==> inputs of trial 8 <==
==> flow/design.v <==
module apb_slave (
	input  wire sys_clk,
	input  wire sys_rst_n,
	input  wire tim_psel,
	input  wire tim_penable,
	input  wire tim_pwrite,
	output wire tim_pready,
	output wire wr_en,
	output wire rd_en
);
	reg  apb_access;
	wire apb_access_pre;
	assign wr_en          = tim_pready  & tim_pwrite;
	assign rd_en          = tim_pready  & ~tim_pwrite;
	assign tim_pready     = apb_access  & tim_penable;
	assign apb_access_pre = tim_penable & tim_psel;
	always @(posedge sys_clk, negedge sys_rst_n) begin
		if (!sys_rst_n) begin
			apb_access <= 1'b0;
		end else begin
			apb_access <= apb_access_pre;
		end
	end
endmodule
module counter (
	input  wire sys_clk,
	input  wire sys_rst_n,
	input  wire timer_en,
	input  wire div_en,
	input  wire [3:0]  div_val,
	input  wire [63:0] cnt_tdr,
	input  wire cnt_tdr_en,
	input  wire cnt_clr,
	input  wire timer_en_nedge,
	input  wire halt_en,
	output reg  [63:0] count,
	output reg  cnt_update
);
	reg  [63:0] cnt_pre;
	wire cnt_en;
	wire pulse;
	reg  [7:0]  sub_cnt;
	wire [7:0]  sub_cnt_pre;
	reg  [7:0]  sub_cnt_cmp;
	wire sub_cnt_clr;
	wire sub_cnt_en;
	assign cnt_en = ~halt_en && timer_en && (!div_en || (div_val==0) || pulse );
	always @(posedge sys_clk, negedge sys_rst_n) begin
		if (!sys_rst_n) begin
			cnt_update <= 1'b0;
		end else begin
			cnt_update <= cnt_en;
		end
	end
	always @(*) begin
		if( ((cnt_clr & cnt_en) | timer_en_nedge) & (~halt_en) ) begin
			cnt_pre = 64'h0;
		end else begin
			if (cnt_tdr_en) begin
				cnt_pre = cnt_tdr;
			end else begin
				if (cnt_en) begin
					cnt_pre = count + 1;
				end else begin
					cnt_pre = count;
				end
			end
		end
	end
	always @(posedge sys_clk, negedge sys_rst_n) begin
		if (!sys_rst_n) begin
			count <= 64'b0;
		end else begin
			count <= cnt_pre;
		end
	end
	always @(*) begin
		case (div_val)
			4'h0: sub_cnt_cmp = 8'd0;
			4'h2: sub_cnt_cmp = 8'd3;
			4'h3: sub_cnt_cmp = 8'd7;
			4'h4: sub_cnt_cmp = 8'd15;
			4'h5: sub_cnt_cmp = 8'd31;
			4'h6: sub_cnt_cmp = 8'd63;
			4'h7: sub_cnt_cmp = 8'd127;
			4'h8: sub_cnt_cmp = 8'd255;
			default: sub_cnt_cmp = 8'd1;
		endcase
	end
	assign pulse       = sub_cnt == sub_cnt_cmp;
	assign sub_cnt_pre = sub_cnt_clr ? 8'h0 : sub_cnt_en ? sub_cnt+1 : sub_cnt;
	assign sub_cnt_clr = ~halt_en & (~timer_en | ~div_en | pulse);
	assign sub_cnt_en  = ~halt_en & timer_en & div_en & (div_val!=0);
	always @(posedge sys_clk, negedge sys_rst_n) begin
		if (!sys_rst_n) begin
			sub_cnt <= 8'b0;
		end else begin
			sub_cnt <= sub_cnt_pre;
		end
	end
endmodule
module register (
	input  wire sys_clk,
	input  wire sys_rst_n,
	input  wire wr_en,
	input  wire rd_en,
	input  wire [11:0] tim_paddr,
	input  wire [31:0] tim_pwdata,
	input  wire [3:0]  tim_pstrb,
	output reg  [31:0] tim_prdata,
	output wire tim_pslverr,
	output wire tim_int,
	input  wire dbg_mode,
	input  wire cnt_update,
	input  wire [63:0] count,
	output wire timer_en,
	output wire div_en,
	output wire [3:0]  div_val,
	output wire [63:0] cnt_tdr,
	output wire cnt_tdr_en,
	output wire cnt_clr,
	output wire timer_en_nedge,
	output wire halt_en
);
	reg  [31:0] TCR_reg;
	reg  [31:0] TDR0_reg;
	reg  [31:0] TDR1_reg;
	reg  [31:0] TCMP0_reg;
	reg  [31:0] TCMP1_reg;
	reg  [31:0] TIER_reg;
	reg  [31:0] TISR_reg;
	reg  [31:0] THCSR_reg;
	wire [5:0]  TCR_pre;
	reg  [31:0] TDR0_pre;
	reg  [31:0] TDR1_pre;
	wire [31:0] TCMP0_pre;
	wire [31:0] TCMP1_pre;
	wire THCSR_pre;
	wire TIER_pre;
	wire TISR_pre;
	wire TCR_sel0;
	wire TCR_sel1;
	wire TDR0_sel;
	wire TDR1_sel;
	wire TCMP0_sel;
	wire TCMP1_sel;
	wire TIER_sel;
	wire TISR_clr;
	wire TISR_set;
	wire THCSR_sel;
	wire prohibit_err;
	wire div_en_err;
	wire div_val_err;
	reg  timer_en_next;
	function [31:0] strobe_merge;
		input [3:0]  pstrb;
		input [31:0] pwdata;
		input [31:0] data_reg;
		reg   [31:0] mask;
		begin
			mask = {{8{pstrb[3]}},
				{8{pstrb[2]}},
				{8{pstrb[1]}},
				{8{pstrb[0]}}};
			strobe_merge = (pwdata & mask) | (data_reg & (~mask));
		end
	endfunction
	assign timer_en    = TCR_reg[0];
	assign div_en      = TCR_reg[1];
	assign div_val     = TCR_reg[11:8];
	assign cnt_tdr     = {TDR1_pre,TDR0_pre};
	assign cnt_tdr_en  = TDR0_sel | TDR1_sel;
	assign cnt_clr     = TISR_set;
	assign halt_en     = dbg_mode & THCSR_reg[0];
	assign tim_int     = TIER_reg[0] & TISR_reg[0];
	assign div_en_err  = TCR_sel0 & TCR_reg[0] & (TCR_reg[1] !== tim_pwdata[1]);
	assign div_val_err = TCR_sel1 & TCR_reg[0] & (TCR_reg[11:8] !== tim_pwdata[11:8]);
	assign prohibit_err= TCR_sel1 & (tim_pwdata[11:8]>4'h8);
	assign tim_pslverr = div_en_err | div_val_err | prohibit_err;
	assign TCR_sel0     = wr_en & (tim_paddr === 12'h0) & tim_pstrb[0];
	assign TCR_sel1     = wr_en & (tim_paddr === 12'h0) & tim_pstrb[1];
	assign TCR_pre[1:0] = TCR_sel0 & ~tim_pslverr ? tim_pwdata[1:0]  : TCR_reg[1:0];
	assign TCR_pre[5:2] = TCR_sel1 & ~tim_pslverr ? tim_pwdata[11:8] : TCR_reg[11:8];
	assign timer_en_nedge = timer_en_next & (~timer_en);
	always @(posedge sys_clk, negedge sys_rst_n) begin
		if (!sys_rst_n) begin
			timer_en_next <= 1'b0;
		end else begin
			timer_en_next <= timer_en;
		end
	end
	assign TDR0_sel = wr_en & (tim_paddr === 12'h4);
	always @(*) begin
		if(TDR0_sel) begin
			TDR0_pre = strobe_merge(tim_pstrb,tim_pwdata,TDR0_reg);
		end else begin
			if (timer_en_nedge) begin
				TDR0_pre = 32'h0;
			end else begin
				if (cnt_update) begin
					TDR0_pre = count[31:0];
				end else begin
					TDR0_pre = TDR0_reg;
				end
			end
		end
	end
	assign TDR1_sel  = wr_en & (tim_paddr === 12'h8);
	always @(*) begin
		if(TDR1_sel) begin
			TDR1_pre = strobe_merge(tim_pstrb,tim_pwdata,TDR1_reg);
		end else begin
			if (timer_en_nedge) begin
				TDR1_pre = 32'h0;
			end else begin
				if (cnt_update) begin
					TDR1_pre = count[63:32];
				end else begin
					TDR1_pre = TDR1_reg;
				end
			end
		end
	end
	assign TCMP0_sel = wr_en & (tim_paddr === 12'hC);
	assign TCMP0_pre = TCMP0_sel ? strobe_merge(tim_pstrb,tim_pwdata,TCMP0_reg) : TCMP0_reg;
	assign TCMP1_sel = wr_en & (tim_paddr === 12'h10);
	assign TCMP1_pre = TCMP1_sel ? strobe_merge(tim_pstrb,tim_pwdata,TCMP1_reg) : TCMP1_reg;
	assign TIER_sel  = wr_en & tim_pstrb[0] & (tim_paddr === 12'h14);
	assign TIER_pre  = TIER_sel ? tim_pwdata[0] : TIER_reg[0];
	assign TISR_clr  = wr_en & tim_pstrb[0] & tim_pwdata[0] & (tim_paddr === 12'h18);
	assign TISR_set  = count === {TCMP1_reg,TCMP0_reg};
	assign TISR_pre  = TISR_clr ? 1'b0 : ( TISR_set ? 1'b1 : TISR_reg[0]);
	assign THCSR_sel    = wr_en & tim_pstrb[0] & (tim_paddr === 12'h1C);
	assign THCSR_pre    = THCSR_sel ? tim_pwdata[0] : THCSR_reg[0];
	always @(*) begin
		if (rd_en) begin
			case (tim_paddr)
				12'h00: tim_prdata = TCR_reg;
				12'h04: tim_prdata = TDR0_reg;
				12'h08: tim_prdata = TDR1_reg;
				12'h0C: tim_prdata = TCMP0_reg;
				12'h10: tim_prdata = TCMP1_reg;
				12'h14: tim_prdata = TIER_reg;
				12'h18: tim_prdata = TISR_reg;
				12'h1C: tim_prdata = THCSR_reg;
				default: tim_prdata = 32'h0;
			endcase
		end else begin
			tim_prdata = 32'h0;
		end
	end
	always @(posedge sys_clk, negedge sys_rst_n) begin
		if (!sys_rst_n) begin
			TCR_reg <= 32'h0000_0100;
		end else begin
			TCR_reg[1:0]  <= TCR_pre[1:0];
			TCR_reg[11:8] <= TCR_pre[5:2];
		end
	end
	always @(posedge sys_clk, negedge sys_rst_n) begin
		if (!sys_rst_n) begin
			TDR0_reg <= 32'h0;
		end else begin
			TDR0_reg <= TDR0_pre;
		end
	end
	always @(posedge sys_clk, negedge sys_rst_n) begin
		if (!sys_rst_n) begin
			TDR1_reg <= 32'h0;
		end else begin
			TDR1_reg <= TDR1_pre;
		end
	end
	always @(posedge sys_clk, negedge sys_rst_n) begin
		if (!sys_rst_n) begin
			TCMP0_reg <= 32'hFFFF_FFFF;
		end else begin
			TCMP0_reg <= TCMP0_pre;
		end
	end
	always @(posedge sys_clk, negedge sys_rst_n) begin
		if (!sys_rst_n) begin
			TCMP1_reg <= 32'hFFFF_FFFF;
		end else begin
			TCMP1_reg <= TCMP1_pre;
		end
	end
	always @(posedge sys_clk, negedge sys_rst_n) begin
		if (!sys_rst_n) begin
			TIER_reg <= 32'h0;
		end else begin
			TIER_reg[0] <= TIER_pre;
		end
	end
	always @(posedge sys_clk, negedge sys_rst_n) begin
		if (!sys_rst_n) begin
			TISR_reg <= 32'h0;
		end else begin
			TISR_reg[0] <= TISR_pre;
		end
	end
	always @(posedge sys_clk, negedge sys_rst_n) begin
		if (!sys_rst_n) begin
			THCSR_reg <= 32'h0;
		end else begin
			THCSR_reg[0] <= THCSR_pre;
			THCSR_reg[1] <= dbg_mode & THCSR_reg[0];
		end
	end
endmodule
module timer_top (
	input  wire sys_clk,
	input  wire sys_rst_n,
	input  wire tim_psel,
	input  wire tim_penable,
	input  wire tim_pwrite,
	input  wire [11:0] tim_paddr,
	input  wire [31:0] tim_pwdata,
	input  wire [3:0]  tim_pstrb,
	output wire [31:0] tim_prdata,
	output wire tim_pslverr,
	output wire tim_pready,
	output wire tim_int,
	input  wire dbg_mode
);
	wire wr_en;
	wire rd_en;
	wire timer_en;
	wire div_en;
	wire [3:0]  div_val;
	wire [63:0] cnt_tdr;
	wire cnt_tdr_en;
	wire cnt_clr;
	wire timer_en_nedge;
	wire [63:0] count;
	wire cnt_update;
	wire halt_en;
	apb_slave apb_slave_u(
		.sys_clk        (sys_clk        ),
		.sys_rst_n      (sys_rst_n      ),
		.tim_psel       (tim_psel       ),
		.tim_penable    (tim_penable    ),
		.tim_pwrite     (tim_pwrite     ),
		.tim_pready     (tim_pready     ),
		.wr_en          (wr_en          ),
		.rd_en          (rd_en          )
	);	
	register register_u (
		.sys_clk        (sys_clk        ),
		.sys_rst_n      (sys_rst_n      ),
		.wr_en          (wr_en          ),
		.rd_en          (rd_en          ),
		.tim_paddr      (tim_paddr      ),
		.tim_pwdata     (tim_pwdata     ),
		.tim_prdata     (tim_prdata     ),
		.tim_pstrb      (tim_pstrb      ),
		.tim_pslverr    (tim_pslverr    ),
		.tim_int        (tim_int        ),
		.dbg_mode       (dbg_mode       ),
		.timer_en       (timer_en       ),
		.div_en         (div_en         ),
		.div_val        (div_val        ),
		.cnt_tdr        (cnt_tdr        ),
		.cnt_tdr_en     (cnt_tdr_en     ),	
		.cnt_clr        (cnt_clr        ),
		.timer_en_nedge (timer_en_nedge ),
		.count          (count          ),
		.cnt_update     (cnt_update     ),
		.halt_en        (halt_en        )
	);
	counter counter_u (
		.sys_clk        (sys_clk        ),
		.sys_rst_n      (sys_rst_n      ),
		.timer_en       (timer_en       ),
		.div_en         (div_en         ),
		.div_val        (div_val        ),
		.cnt_tdr        (cnt_tdr        ),
		.cnt_tdr_en     (cnt_tdr_en     ),	
		.timer_en_nedge (timer_en_nedge ),
		.cnt_clr        (cnt_clr        ),
		.count          (count          ),
		.cnt_update     (cnt_update     ),
		.halt_en        (halt_en        )
	);
endmodule
==> flow/run.sh <==
#!/bin/bash
# the make line also repeats each setting of config.mk as NAME=value (left out here)
make -C /OpenROAD-flow-scripts/flow DESIGN_CONFIG=/design/flow/config.mk WORK_HOME=/design/flow/orfs CLKGATE_MAP_FILE= finish
==> flow/config.mk <==
export PLATFORM = sky130hd
export DESIGN_NAME = timer_top
export DESIGN_NICKNAME = timer_top
export VERILOG_FILES = /design/flow/design.v
export SDC_FILE = /design/flow/constraint.sdc
export NUM_CORES = 4
export LEC_CHECK = 0
export ABC_AREA = 1
export CAP_MARGIN = 20
export CORE_MARGIN = 2
export CORE_UTILIZATION = 22
export CTS_CLUSTER_SIZE = 61
export GPL_TIMING_DRIVEN = 1
export MIN_ROUTING_LAYER = met1
export PLACE_DENSITY_LB_ADDON = 0.26
export SETUP_SLACK_MARGIN = 0.69
export SLEW_MARGIN = 35
export TNS_END_PERCENT = 50
==> flow/constraint.sdc <==
create_clock -name core_clock -period 6.13 [get_ports {sys_clk}]
set_input_delay 1.2260 -clock core_clock [delete_from_list [all_inputs] [get_ports {sys_clk}]]
set_output_delay 1.2260 -clock core_clock [all_outputs]
set_load 0.01 [all_outputs]
==> inputs of trial 4, as changes to trial 8 <==
Settings changed: ABC_AREA 1 to default, CORE_UTILIZATION 22 to 64, CTS_CLUSTER_SIZE 61 to default, GPL_TIMING_DRIVEN 1 to default, MIN_ROUTING_LAYER met1 to default, PLACE_DENSITY_LB_ADDON 0.26 to default, SETUP_SLACK_MARGIN 0.69 to default, SLEW_MARGIN 35 to 20, TNS_END_PERCENT 50 to default.
==> flow/constraint.sdc (replaced) <==
create_clock -name core_clock -period 4.48 [get_ports {sys_clk}]
set_input_delay 0.8960 -clock core_clock [delete_from_list [all_inputs] [get_ports {sys_clk}]]
set_output_delay 0.8960 -clock core_clock [all_outputs]
set_load 0.01 [all_outputs]
==> reports/results.txt <==
Post-synthesis simple-gate area fraction: 0.3484
Adder Area Share: 0.001613
Die footprint: 72680 µm²
Ao+oa area frac: 0.1502
Met1 Wirelength: 28900 µm
Met2 Use GR: 0.3070
Met1 Resource Use GR: 0.2303
Outcome: no timing/DRC/antenna violations
Setup crit start: tim_paddr[2]
Mean post-synth cell area: 6.298 µm²
The numbers above come from trial 8.

==> reports/results.txt <==
Outcome: no timing/DRC/antenna violations
Comb area leader: multiplexers
Setup crit start: tim_paddr[7]
Slowest-stage cell, CP: clkdlybuf4s50_1
Met2 Use GR: 0.5481
Met1 Resource Use GR: 0.5073
Met1 Wirelength: 16300 µm
Dpl cell area: 14600 µm²
Final hold violations: 0
Die footprint: 21990 µm²
Postcts setup bufs: 0
Critical path class: in -> out
Synthesized area: 13320 µm²
Post-synthesis simple-gate area fraction: 0.1522
Mean post-synth cell area: 10.17 µm²
Number of I/O pins: 89
The numbers above come from trial 4.

